==> v21: inputs <==
==> flow/design.v (excerpt) <==
module ALU(
    clk,
    rst_n,
    valid,
    ready,
    mode,
    in_A,
    in_B,
    out
);
make LEC_CHECK=0 CAP_MARGIN=20 CELL_PAD_IN_SITES_DETAIL_PLACEMENT=0 CELL_PAD_IN_SITES_GLOBAL_PLACEMENT=3 CORE_ASPECT_RATIO=0.64 CORE_MARGIN=2 CORE_UTILIZATION=34 CTS_CLUSTER_SIZE=73 HOLD_SLACK_MARGIN=0.03 MAX_ROUTING_LAYER=met5 MIN_ROUTING_LAYER=met2 PLACE_DENSITY_LB_ADDON=0.06 SETUP_SLACK_MARGIN=0.59 SLEW_MARGIN=15 TNS_END_PERCENT=20 finish   # period 3.39 ns
run.sh (not shown) runs the stock make flow with config.mk's settings and CLKGATE_MAP_FILE=.
==> v15: changes against v21 <==
ABC_AREA = 1   (was unset)
CELL_PAD_IN_SITES_DETAIL_PLACEMENT = unset   (was 0)
CELL_PAD_IN_SITES_GLOBAL_PLACEMENT = unset   (was 3)
CORE_ASPECT_RATIO = unset   (was 0.64)
CORE_UTILIZATION = 36   (was 34)
CTS_CLUSTER_DIAMETER = 388   (was unset)
CTS_CLUSTER_SIZE = 56   (was 73)
GPL_ROUTABILITY_DRIVEN = 0   (was unset)
HOLD_SLACK_MARGIN = unset   (was 0.03)
MAX_ROUTING_LAYER = unset   (was met5)
MIN_ROUTING_LAYER = unset   (was met2)
PLACE_DENSITY_LB_ADDON = unset   (was 0.06)
SETUP_SLACK_MARGIN = unset   (was 0.59)
SLEW_MARGIN = 20   (was 15)
TNS_END_PERCENT = unset   (was 20)
==> flow/constraint.sdc (replaced) <==
create_clock -name core_clock -period 10.0 [get_ports {clk}]
set_input_delay 2.0000 -clock core_clock [delete_from_list [all_inputs] [get_ports {clk}]]
set_output_delay 2.0000 -clock core_clock [all_outputs]
set_load 0.01 [all_outputs]
==> v17: changes against v21 <==
CELL_PAD_IN_SITES_DETAIL_PLACEMENT = unset   (was 0)
CELL_PAD_IN_SITES_GLOBAL_PLACEMENT = unset   (was 3)
CORE_ASPECT_RATIO = unset   (was 0.64)
CORE_UTILIZATION = 70   (was 34)
CTS_CLUSTER_SIZE = 88   (was 73)
HOLD_SLACK_MARGIN = unset   (was 0.03)
MAX_ROUTING_LAYER = unset   (was met5)
MIN_ROUTING_LAYER = unset   (was met2)
PLACE_DENSITY_LB_ADDON = unset   (was 0.06)
SETUP_SLACK_MARGIN = unset   (was 0.59)
SLEW_MARGIN = 20   (was 15)
TNS_END_PERCENT = unset   (was 20)
==> flow/constraint.sdc (replaced) <==
create_clock -name core_clock -period 3.59 [get_ports {clk}]
set_input_delay 0.7180 -clock core_clock [delete_from_list [all_inputs] [get_ports {clk}]]
set_output_delay 0.7180 -clock core_clock [all_outputs]
set_load 0.01 [all_outputs]
==> comparison table <==
| item | v17 | v21 | v15 |
|---|---|---|---|
| Post-synthesis cell count from yosys | 1536 | 1536 | 2530 |
| Die Ht | 136 um | 156 um | 205 um |
| Mux area share | 0.0622 | 0.0622 | 0 |
| Number of distinct library cell variants in the gate-level netlist after synthesis | 81 | 81 | 53 |
| Mean area per synthesized cell | 7.95 um^2 | 7.95 um^2 | 5.74 um^2 |
| Std-Cell Rows | 48 | 55 | 73 |
| Area fraction in full adders, half adders and majority gates | 0.104 | 0.104 | 0.0877 |
| Post-placement cell area | 15100 um^2 | 16700 um^2 | 15600 um^2 |
| Post-Synthesis Cells | 1536 | 1536 | 2530 |
| Last weighted congestion value of the routability-driven placer | 1.07 | 1.10 | - |
| Post-CTS setup-driven buffer insertion count | 5 | 19 | 0 |
| Area share, top type | 0.221 | 0.221 | 0.224 |
| XOR/XNOR share of the synthesized area | 0.0459 | 0.0459 | 0.00603 |
| Area of the mapped netlist | 12200 um^2 | 12200 um^2 | 14500 um^2 |
| Seq/Total Area, Yosys | 0.223 | 0.223 | 0.188 |
| Initial Utilization | 0.711 | 0.345 | 0.365 |
| Run status | stopped before the end | stopped before the end | complete, no violations |
| Failing step | global routing (5_1_grt) | global routing (5_1_grt) | - |
| Area of the placeable core | 17200 um^2 | 35400 um^2 | 39800 um^2 |
| Cells resized by post-CTS repair | 37 | 191 | 0 |
| Width of the die | 136 um | 241 um | 205 um |
| Dpl cells | 2005 | 2412 | 3039 |
| HPWL after DPL | 38300 um | 54000 um | 46000 um |
| DIE AREA | 18500 um^2 | 37500 um^2 | 42000 um^2 |
| Pre-CTS setup slack | -0.170 ns | -0.607 ns | 4.56 ns |

==> 06-13: inputs <==
==> flow/design.v <==
module ALU(
    clk,
    rst_n,
    valid,
    ready,
    mode,
    in_A,
    in_B,
    out
);
    input         clk, rst_n;
    input         valid;
    input  [1:0]  mode;  
    output        ready;
    input  [31:0] in_A, in_B;
    output [63:0] out;
    parameter IDLE = 3'd0;
    parameter MUL  = 3'd1;
    parameter DIV  = 3'd2;
    parameter AND  = 3'd3;
    parameter AVG  = 3'd4;
    parameter OUT  = 3'd5;
    reg  [ 2:0] state, state_nxt;
    reg  [ 4:0] counter, counter_nxt;
    reg  [64:0] shreg, shreg_nxt;  
    reg  [31:0] alu_in, alu_in_nxt;
    reg  [32:0] alu_out;
    reg         ready_;
    assign ready = ready_;
    assign out = shreg[63:0];
    always @(*) begin
        case(state)
            IDLE: begin
                if (valid) 
                    case (mode)
                        0 : state_nxt = MUL;
                        1 : state_nxt = DIV;
                        2 : state_nxt = AND;
                        3 : state_nxt = AVG;
                    endcase
                else state_nxt = IDLE;
            end
            MUL : state_nxt = (counter != 31) ? MUL : OUT;
            DIV : state_nxt = (counter != 31) ? DIV : OUT;
            AND : state_nxt = OUT;
            AVG : state_nxt = OUT;
            OUT : state_nxt = IDLE;
            default : state_nxt = IDLE;
        endcase
    end
    always @(*) begin
        if ((state == MUL) || (state == DIV)) counter_nxt = counter + 1; 
        else                                  counter_nxt = 0;
    end
    always @(*) begin
        case(state)
            IDLE: begin
                if (valid) alu_in_nxt = in_B;
                else       alu_in_nxt = 0;
            end
            OUT : alu_in_nxt = 0;
            default: alu_in_nxt = alu_in;
        endcase
    end
    always @(*) begin
        case (state)
            MUL : begin
                if (shreg[0]) alu_out = shreg[63:32] + alu_in;
                else          alu_out = shreg[63:32];
            end
            DIV : alu_out = shreg[64:32] - {1'b0, alu_in};
            AND : alu_out = shreg[31:0] & alu_in;
            AVG : alu_out = (shreg[31:0] + alu_in) >> 1;
            default alu_out = 0;
        endcase
    end
    always @(*) begin
        case (state)
            IDLE: begin
                if (valid) begin
                    shreg_nxt = {33'b0, in_A};
                    if (state_nxt == DIV) shreg_nxt = shreg_nxt << 1;                 
                end
                else shreg_nxt = 0;
            end
            MUL : shreg_nxt = {1'b0, alu_out, shreg[31:1]};
            DIV : begin
                if (shreg[64:32] < {1'b0, alu_in}) shreg_nxt = shreg << 1;
                else                      shreg_nxt = {alu_out[31:0], shreg[31:0], 1'b1};
                if (counter == 31) shreg_nxt = {1'b0, shreg_nxt[64:33], shreg_nxt[31:0]};
            end
            AND : shreg_nxt = {32'b0, alu_out};
            AVG : shreg_nxt = {32'b0, alu_out};
            OUT : shreg_nxt = 0;
            default : shreg_nxt = 0;
        endcase
    end
    always @(posedge clk or negedge rst_n) begin
        if (!rst_n) begin
            state   <= IDLE;
            counter <= 0;
            shreg   <= 0;
            alu_in  <= 0;
            ready_  <= 0;
        end
        else begin
            state   <= state_nxt;
            counter <= counter_nxt;
            shreg   <= shreg_nxt;
            alu_in  <= alu_in_nxt;
            ready_  <= (state_nxt == OUT) ? 1 : 0;
        end
    end
endmodule
==> flow/run.sh <==
#!/bin/bash
# the make line also repeats each setting of config.mk as NAME=value (left out here)
make -C /OpenROAD-flow-scripts/flow DESIGN_CONFIG=/design/flow/config.mk WORK_HOME=/design/flow/orfs CLKGATE_MAP_FILE= finish
==> flow/config.mk <==
export PLATFORM = sky130hd
export DESIGN_NAME = ALU
export DESIGN_NICKNAME = ALU
export VERILOG_FILES = /design/flow/design.v
export SDC_FILE = /design/flow/constraint.sdc
export NUM_CORES = 4
export LEC_CHECK = 0
export ABC_AREA = 1
export CAP_MARGIN = 40
export CELL_PAD_IN_SITES_DETAIL_PLACEMENT = 0
export CELL_PAD_IN_SITES_GLOBAL_PLACEMENT = 3
export CORE_ASPECT_RATIO = 0.88
export CORE_MARGIN = 2
export CORE_UTILIZATION = 53
export CTS_CLUSTER_SIZE = 87
export GPL_ROUTABILITY_DRIVEN = 0
export GPL_TIMING_DRIVEN = 0
export MAX_ROUTING_LAYER = met5
export MIN_ROUTING_LAYER = met1
export PLACE_DENSITY_LB_ADDON = 0.27
export SLEW_MARGIN = 0
export TNS_END_PERCENT = 70
==> flow/constraint.sdc <==
create_clock -name core_clock -period 7.15 [get_ports {clk}]
set_input_delay 1.4300 -clock core_clock [delete_from_list [all_inputs] [get_ports {clk}]]
set_output_delay 1.4300 -clock core_clock [all_outputs]
set_load 0.01 [all_outputs]
==> 08-09 (differences from 06-13) <==
Settings changed: ABC_AREA 1 to not set, CAP_MARGIN 40 to 20, CELL_PAD_IN_SITES_DETAIL_PLACEMENT 0 to not set, CELL_PAD_IN_SITES_GLOBAL_PLACEMENT 3 to not set, CORE_ASPECT_RATIO 0.88 to not set, CORE_UTILIZATION 53 to 72, CTS_CLUSTER_SIZE 87 to 37, GPL_ROUTABILITY_DRIVEN 0 to not set, GPL_TIMING_DRIVEN 0 to not set, MAX_ROUTING_LAYER met5 to not set, MIN_ROUTING_LAYER met1 to not set, PLACE_DENSITY_LB_ADDON 0.27 to not set, SLEW_MARGIN 0 to 20, TNS_END_PERCENT 70 to not set.
==> flow/constraint.sdc (replaced) <==
create_clock -name core_clock -period 6.94 [get_ports {clk}]
set_input_delay 1.3880 -clock core_clock [delete_from_list [all_inputs] [get_ports {clk}]]
set_output_delay 1.3880 -clock core_clock [all_outputs]
set_load 0.01 [all_outputs]
==> flow_metrics.tcl <==
# metrics dict for downstream scripts
set metrics [dict create \
    yosys.area.top_type_share 0.221 \
    outcome "timing/DRC/antenna clean" \
    top_area_cell "dfrtp_1" \
    ys_cells 1536 \
]
the above is filed under 08-09

==> flow_metrics.tcl <==
# implementation run metrics
set metrics [dict create \
    ys_sh_aoi 0.135 \
    top_area_cell "nand2_1" \
    outcome "aborted with a tool error" \
    lastStage "global placement without I/O" \
    yosys.area.top_type_share 0.224 \
    error "[ERROR FLW-0024] Place density exceeds 1.0 (current PLACE_DENSITY_LB_ADDON =  0.27). Please check if the value of  PLACE_DENSITY_LB_ADDON is between 0 and 0.99." \
    ys_cells 2530 \
]
the above is filed under 06-13


==> inputs of run H <==
RTL: the design.v shown in full above, as it stands there.
make LEC_CHECK=0 ABC_AREA=1 CAP_MARGIN=20 CORE_MARGIN=2 CORE_UTILIZATION=54 CTS_CLUSTER_DIAMETER=388 CTS_CLUSTER_SIZE=98 GPL_ROUTABILITY_DRIVEN=0 SETUP_SLACK_MARGIN=2.72 SLEW_MARGIN=20 finish   # period 10.0 ns
==> run G: changes against run H <==
==> flow/config.mk (replaced) <==
export PLATFORM = sky130hd
export DESIGN_NAME = ALU
export DESIGN_NICKNAME = ALU
export VERILOG_FILES = /design/flow/design.v
export SDC_FILE = /design/flow/constraint.sdc
export NUM_CORES = 4
export LEC_CHECK = 0
export CAP_MARGIN = 20
export CORE_ASPECT_RATIO = 0.54
export CORE_MARGIN = 2
export CORE_UTILIZATION = 39
export SLEW_MARGIN = 25
==> reports/metrics.cfg <==
[setup_path]
r2r_end = shreg[23]$_DFF_PN0_
worst-path-buf-inv = 3

[drt]
wl_met1_um = 23600
dr_wl_met3_um = 6340
totalWireLength_um = 54600

[power]
swShare = 0.601

[global_routing]
grt.busiest_layer = met2

[synthesis]
synthXorXnorAreaFrac = 0.00603
yosysTopAreaCellShare = 0.224
synthMuxAreaShare = 0

[die]
fp.dieW_um = 168

[sta]
period_used_share = 0.517

[run_status]
status = finished clean

Source of the figures above: run H

==> reports/metrics.cfg <==
[run_status]
status = finished clean

[power]
swShare = 0.569

[drt]
dr_wl_met3_um = 9000
totalWireLength_um = 53400

[die]
fp.dieW_um = 245
initCoreUtil = 0.398

[sta]
period_used_share = 0.531

[synthesis]
synthMuxAreaShare = 0.0622
synthXorXnorAreaFrac = 0.0459
yosysTopAreaCellShare = 0.221

[setup_path]
r2r_end = shreg[8]$_DFF_PN0_
worst-path-buf-inv = 2

[global_routing]
grt.busiest_layer = met1

Source of the figures above: run G


==> inputs of cedar <==
Starts from the design.v that is shown in full above.
export LEC_CHECK = 0
export CAP_MARGIN = 20
export CORE_MARGIN = 2
export CORE_UTILIZATION = 62
export SLEW_MARGIN = 20
create_clock -name core_clock -period 5.22 [get_ports {clk}]
==> harbor (differences from cedar) <==
--- a/flow/config.mk
+++ b/flow/config.mk
@@ -7,5 +7,9 @@
 export LEC_CHECK = 0
-export CAP_MARGIN = 20
-export CORE_MARGIN = 2
-export CORE_UTILIZATION = 62
+export CAP_MARGIN = 30
+export CORE_MARGIN = 7
+export CORE_UTILIZATION = 22
+export GPL_TIMING_DRIVEN = 1
+export MIN_ROUTING_LAYER = met1
+export PLACE_DENSITY_LB_ADDON = 0.27
+export SETUP_SLACK_MARGIN = -0.16
 export SLEW_MARGIN = 20
==> flow/constraint.sdc (replaced) <==
create_clock -name core_clock -period 5.1 [get_ports {clk}]
set_input_delay 1.0200 -clock core_clock [delete_from_list [all_inputs] [get_ports {clk}]]
set_output_delay 1.0200 -clock core_clock [all_outputs]
set_load 0.01 [all_outputs]
==> qor summary <==
metric	cedar	harbor
Status	timing/DRC/antenna clean	timing/DRC/antenna clean
Power attributed to sequential cells	1.47 mW	1.54 mW
Clk latency of the worst-skew pair	0.37 ns	0.40 ns
Flop2flop setup slack	0.67 ns	0.71 ns
Number of rows in the core area	51	86
DP Area	0.0133 mm^2	0.0140 mm^2
Core utilization of the finished layout	0.700	0.260
Clk. pwr	0.735 mW	0.812 mW
Drt wl/cell	24.7 um	24.5 um
Global-route track usage on met2	0.655	0.263
Power consumption	7.88 mW	8.41 mW
Clock buf/inv share	0.0228	0.0218
Filler cell count in the final layout	1641	6030
Highest net fanout along the worst path	23	33
Worst Reg-to-Reg Cells	10	11
Number of warnings in the stage logs	60	58
DRT iter0 DRCs	1920	1620
Post-detailed-routing wire length	45000 um	56600 um
Die Y-Extent	144 um	250 um
Arrival time of data at the critical path endpoint	4.85 ns	4.64 ns
Global-route met3 utilization	0.115	0.0327
Via count of the first global-routing pass	12100	12400
Number of non-clock buffers in the layout	162	174
Post-route standard cell area excluding fillers	0.0136 mm^2	0.0143 mm^2

==> exp/nickel: inputs <==
Starts from the design.v that is shown in full above.
==> flow/config.mk <==
export PLATFORM = sky130hd
export DESIGN_NAME = ALU
export DESIGN_NICKNAME = ALU
export VERILOG_FILES = /design/flow/design.v
export SDC_FILE = /design/flow/constraint.sdc
export NUM_CORES = 4
export LEC_CHECK = 0
export ABC_AREA = 1
export CAP_MARGIN = 40
export CORE_ASPECT_RATIO = 0.5
export CORE_MARGIN = 2
export CORE_UTILIZATION = 72
export CTS_CLUSTER_DIAMETER = 399
export CTS_CLUSTER_SIZE = 98
export PLACE_DENSITY = 0.39
export SETUP_SLACK_MARGIN = 1.14
export SLEW_MARGIN = 20
export TNS_END_PERCENT = 10
==> flow/constraint.sdc <==
create_clock -name core_clock -period 3.87 [get_ports {clk}]
set_input_delay 0.7740 -clock core_clock [delete_from_list [all_inputs] [get_ports {clk}]]
set_output_delay 0.7740 -clock core_clock [all_outputs]
set_load 0.01 [all_outputs]
==> exp/maple (differences from exp/nickel) <==
==> flow/config.mk (replaced) <==
export PLATFORM = sky130hd
export DESIGN_NAME = ALU
export DESIGN_NICKNAME = ALU
export VERILOG_FILES = /design/flow/design.v
export SDC_FILE = /design/flow/constraint.sdc
export NUM_CORES = 4
export LEC_CHECK = 0
export ABC_AREA = 1
export CAP_MARGIN = 20
export CORE_MARGIN = 2
export CORE_UTILIZATION = 58
export CTS_CLUSTER_DIAMETER = 388
export CTS_CLUSTER_SIZE = 56
export GPL_ROUTABILITY_DRIVEN = 0
export SETUP_SLACK_MARGIN = 1.92
export SLEW_MARGIN = 20
export TNS_END_PERCENT = 10
==> flow/constraint.sdc (replaced) <==
create_clock -name core_clock -period 10.0 [get_ports {clk}]
set_input_delay 2.0000 -clock core_clock [delete_from_list [all_inputs] [get_ports {clk}]]
set_output_delay 2.0000 -clock core_clock [all_outputs]
set_load 0.01 [all_outputs]
==> comparison <==
Against exp/maple, the sequential share of layout area of exp/nickel is lower by 0.77 points.
Against exp/maple, the hold slack of exp/nickel is lower by 72 ps.
Of exp/maple and exp/nickel, exp/nickel has the higher global-route usage (gap 13 points).
The combinational power of exp/nickel is 3.2 times that of exp/maple.
The sequential power of exp/nickel is 2.7 times that of exp/maple.
Between exp/maple and exp/nickel, the lower register-to-register slack is in exp/nickel (gap 5600 ps).
Of exp/maple and exp/nickel, exp/nickel has the higher critical path depth (gap 1).
Against exp/nickel, the cell count of exp/maple is larger by 1.1%.
In exp/maple the routed wire length is lower than in exp/nickel, by about 13%.
==> figures <==
Least setup slack across all paths after layout: exp/nickel 756 ps; exp/maple 4850 ps
Area of all placed cells without fillers: exp/nickel 16,500 um2; exp/maple 15,600 um2
Number of multi-input combinational cells: exp/nickel 1,852; exp/maple 1,849
Outcome: exp/nickel timing/DRC/antenna clean; exp/maple timing/DRC/antenna clean
Number of cell rows: exp/nickel 36; exp/maple 57
Core ar.: exp/nickel 19,600 um2; exp/maple 24,500 um2
Number of tapcells: exp/nickel 266; exp/maple 324
Slew headroom: exp/nickel 51.4%; exp/maple 25.1%
Final-layout clock buffer total: exp/nickel 11; exp/maple 10
Final HPWL DP: exp/nickel 44,200 um; exp/maple 43,000 um
Total length of routed met3 wires: exp/nickel 13,300 um; exp/maple 7090 um
Core Density at Floorplan: exp/nickel 74.0%; exp/maple 59.4%
Path class of the lowest-slack min-delay path: exp/nickel in2async; exp/maple reg2reg
Routed metal-1 wire length: exp/nickel 21,600 um; exp/maple 22,100 um
Unrepaired setup endpoints after global routing: exp/nickel true; exp/maple false
CP startpoint kind: exp/nickel flip-flop; exp/maple input pin
Worst reg-to-reg path cell count: exp/nickel 12; exp/maple 11
Wire length on met2: exp/nickel 22,200 um; exp/maple 22,700 um
Crit path largest cell delay: exp/nickel 500 ps; exp/maple 920 ps
No activity file was given, so power comes from the tool's default toggle rates.
